Setup of alpha:
==> flow/design.v <==
module ALU_STAGE (
  input clock_in,
  input [31:0] a_in,
  input [31:0] b_in,
  input [3:0] uop_in,
  output [31:0] result_out
);
reg [31:0] a_q;
reg [31:0] b_q;
reg [3:0] uop_q;
reg [31:0] result_q;
wire [31:0] alu_result;
ALU #(.DATA_WIDTH(32)) alu0 (
  .a_data_in(a_q),
  .b_data_in(b_q),
  .uop_in(uop_q),
  .result_out(alu_result)
);
always @(posedge clock_in) begin
  a_q <= a_in;
  b_q <= b_in;
  uop_q <= uop_in;
  result_q <= alu_result;
end
assign result_out = result_q;
endmodule

module ALU
  #(parameter DATA_WIDTH = 32)(
    input [DATA_WIDTH-1:0]  a_data_in,  
    input [DATA_WIDTH-1:0]  b_data_in,  
    input [3:0]             uop_in,
    output reg [DATA_WIDTH-1:0] result_out
);
always@(*) begin
  case(uop_in)
    4'b0000: result_out = a_data_in + b_data_in;
    4'b0001: result_out = a_data_in - b_data_in;
    4'b0010: result_out = a_data_in|b_data_in;
    4'b0011: result_out = a_data_in&b_data_in;
    4'b0100: result_out = a_data_in^b_data_in;
    4'b1000: result_out = a_data_in;
    4'b1001: result_out = b_data_in;
    4'b1010: result_out = ($signed(a_data_in)<$signed(b_data_in))?32'd1:32'd0;
    4'b1011: result_out = (a_data_in<b_data_in)?32'd1:32'd0;
    4'b1101: result_out = $signed(a_data_in) >>> b_data_in[4:0];
    4'b1110: result_out = a_data_in >> b_data_in[4:0];
    4'b1111: result_out = a_data_in << b_data_in[4:0];
    default: result_out = 32'h00000000;
  endcase
end
endmodule
make LEC_CHECK=0 ABC_AREA=0 CAP_MARGIN=35 CORE_MARGIN=2 CORE_UTILIZATION=61 HOLD_SLACK_MARGIN=0.3 MIN_ROUTING_LAYER=met1 SETUP_SLACK_MARGIN=-0.13 SLEW_MARGIN=20 TNS_END_PERCENT=45 finish   # period 2.14 ns
run.sh (not shown) runs the stock make flow with config.mk's settings and CLKGATE_MAP_FILE=.
alpha: DPL-0033 in clock tree synthesis -> run aborted
### alpha -> beta
- swapping -0.13 for 0.14 in SETUP_SLACK_MARGIN
- putting CORE_ASPECT_RATIO at 1.36 where nothing was set
- swapping met1 for met2 in MIN_ROUTING_LAYER
- putting CELL_PAD_IN_SITES_DETAIL_PLACEMENT at 2 where nothing was set
- putting CTS_CLUSTER_SIZE at 86 where nothing was set
- putting GPL_ROUTABILITY_DRIVEN at 0 where nothing was set
- swapping 61 for 44 in CORE_UTILIZATION
- swapping 20 for 30 in SLEW_MARGIN
- swapping 2 for 10 in CORE_MARGIN
- clearing HOLD_SLACK_MARGIN, which used to be 0.3
- putting PLACE_DENSITY_LB_ADDON at 0.15 where nothing was set
Notes after the runs:
For beta, the flow was terminated by a tool error in detailed placement and produced no final design.
Row count in beta vs alpha: up 18
Starting utilization of the core area in beta is 18 points lower than in alpha
Going from alpha to beta, die size grew by 67%; share of synthesized cell area in and, or, nand and nor gates level; chip area line of the yosys report has remained practically unchanged.
Changes in gamma relative to beta:
- PLACE_DENSITY_LB_ADDON: 0.15 -> unset
- CELL_PAD_IN_SITES_DETAIL_PLACEMENT: 2 -> unset
- SLEW_MARGIN: 30 -> 20
- CTS_CLUSTER_SIZE: 86 -> unset
- CORE_MARGIN: 10 -> 2
- CORE_ASPECT_RATIO: 1.36 -> unset
- SETUP_SLACK_MARGIN: 0.14 -> -0.01
- GPL_ROUTABILITY_DRIVEN: 0 -> unset
- MIN_ROUTING_LAYER: met2 -> met1
- CORE_UTILIZATION: 44 -> 72
- the clock period (ns, I/O delays scaled along): 2.14 -> 1.37
### Flow results
gamma: aborted in detailed placement (tool error). The area after synthesis was comparable across gamma and beta. Delta (gamma minus beta): number of nets at floorplan comparable; synthesized-area fraction occupied by adder cells neither gained nor lost much; vertical die size has decreased; fraction of the core area occupied by cells at floorplan up 29 points; post-synthesis simple-gate area fraction closely matched the old numbers. Compared to beta, gamma was floorplanned on a smaller die. Per the comparison of gamma with beta, cell row count -22, die span in x -28 um, Yosys chip area ~0 delta.


// ALU_STAGE: RTL as listed in full above, without the edits since
==> flow/config.mk <==
export PLATFORM = sky130hd
export DESIGN_NAME = ALU_STAGE
export DESIGN_NICKNAME = ALU_STAGE
export VERILOG_FILES = /design/flow/design.v
export SDC_FILE = /design/flow/constraint.sdc
export NUM_CORES = 4
export LEC_CHECK = 0
export ABC_AREA = 1
export CAP_MARGIN = 20
export CORE_ASPECT_RATIO = 0.5
export CORE_MARGIN = 2
export CORE_UTILIZATION = 72
export CTS_CLUSTER_DIAMETER = 353
export CTS_CLUSTER_SIZE = 100
export PLACE_DENSITY = 0.38
export SETUP_SLACK_MARGIN = 0.22
export SLEW_MARGIN = 20
export TNS_END_PERCENT = 5
==> flow/constraint.sdc <==
create_clock -name core_clock -period 1.46 [get_ports {clock_in}]
set_input_delay 0.2920 -clock core_clock [delete_from_list [all_inputs] [get_ports {clock_in}]]
set_output_delay 0.2920 -clock core_clock [all_outputs]
set_load 0.01 [all_outputs]
The first run ended with an error in detailed placement on DPL-0033.
Rerun with:
- CAP_MARGIN: 20 -> 40
- CORE_ASPECT_RATIO: 0.5 -> 0.7
- CTS_CLUSTER_DIAMETER: 353 -> 374
- PLACE_DENSITY: 0.38 -> unset
- PLACE_DENSITY_LB_ADDON: unset -> 0.0
- SETUP_SLACK_MARGIN: 0.22 -> unset
- TNS_END_PERCENT: 5 -> unset
- clock period: 1.46 -> 2.68 ns (I/O delays scaled with it)
With this change the flow finished but fails on setup timing.
Synthesized area stays the same.
Synthesized cell count stays the same.
Die size barely changes.
Rerun with:
- CAP_MARGIN: 40 -> 20
- CORE_ASPECT_RATIO: 0.7 -> 0.5
- CTS_CLUSTER_DIAMETER: 374 -> 353
- PLACE_DENSITY: unset -> 0.38
- PLACE_DENSITY_LB_ADDON: 0.0 -> unset
- SETUP_SLACK_MARGIN: unset -> 0.44
- TNS_END_PERCENT: unset -> 5
- clock period: 2.68 -> 1.46 ns (I/O delays scaled with it)
Result:
- The new run died in detailed placement (DPL-0033)
- area after synthesis stays the same
- die area hardly moves
- synthesized cell count is unchanged
Rerun with:
- ABC_AREA: 1 -> unset
- CELL_PAD_IN_SITES_GLOBAL_PLACEMENT: unset -> 2
- CORE_ASPECT_RATIO: 0.5 -> unset
- CORE_UTILIZATION: 72 -> 40
- CTS_CLUSTER_DIAMETER: 353 -> 365
- PLACE_DENSITY: 0.38 -> unset
- PLACE_DENSITY_LB_ADDON: unset -> 0.1
- SETUP_SLACK_MARGIN: 0.44 -> 0.76
- clock period: 1.46 -> 4.0 ns (I/O delays scaled with it)
Outcome:
- The changed run passed the timing, design-rule and antenna checks
- die area went up by 52%
- synthesized area shrinks by 15%
- synthesized cell count drops by 39%
Rerun with:
- CELL_PAD_IN_SITES_GLOBAL_PLACEMENT: 2 -> unset
- CORE_UTILIZATION: 40 -> 65
- CTS_CLUSTER_DIAMETER: 365 -> 28
- CTS_CLUSTER_SIZE: 100 -> 72
- PLACE_DENSITY_LB_ADDON: 0.1 -> unset
- SETUP_SLACK_MARGIN: 0.76 -> unset
- TNS_END_PERCENT: 5 -> unset
- clock period: 4.0 -> 3.1 ns (I/O delays scaled with it)
Now the flow reached the layout checks and failed them: setup timing.
Combinational power grows by 45%.
First-iteration DRC count grows by 58%.
Sequential share of layout area shrinks by 1.1 points.
Power grows by about 35%.
Die area shrinks by 38%.
Register-to-register slack loses 0.77 ns.
Worst hold slack barely changes.
Cell area grows by about 7%.
Count of clock-buffer cells in the layout does not change.
Power and IR drop assume default switching activity.
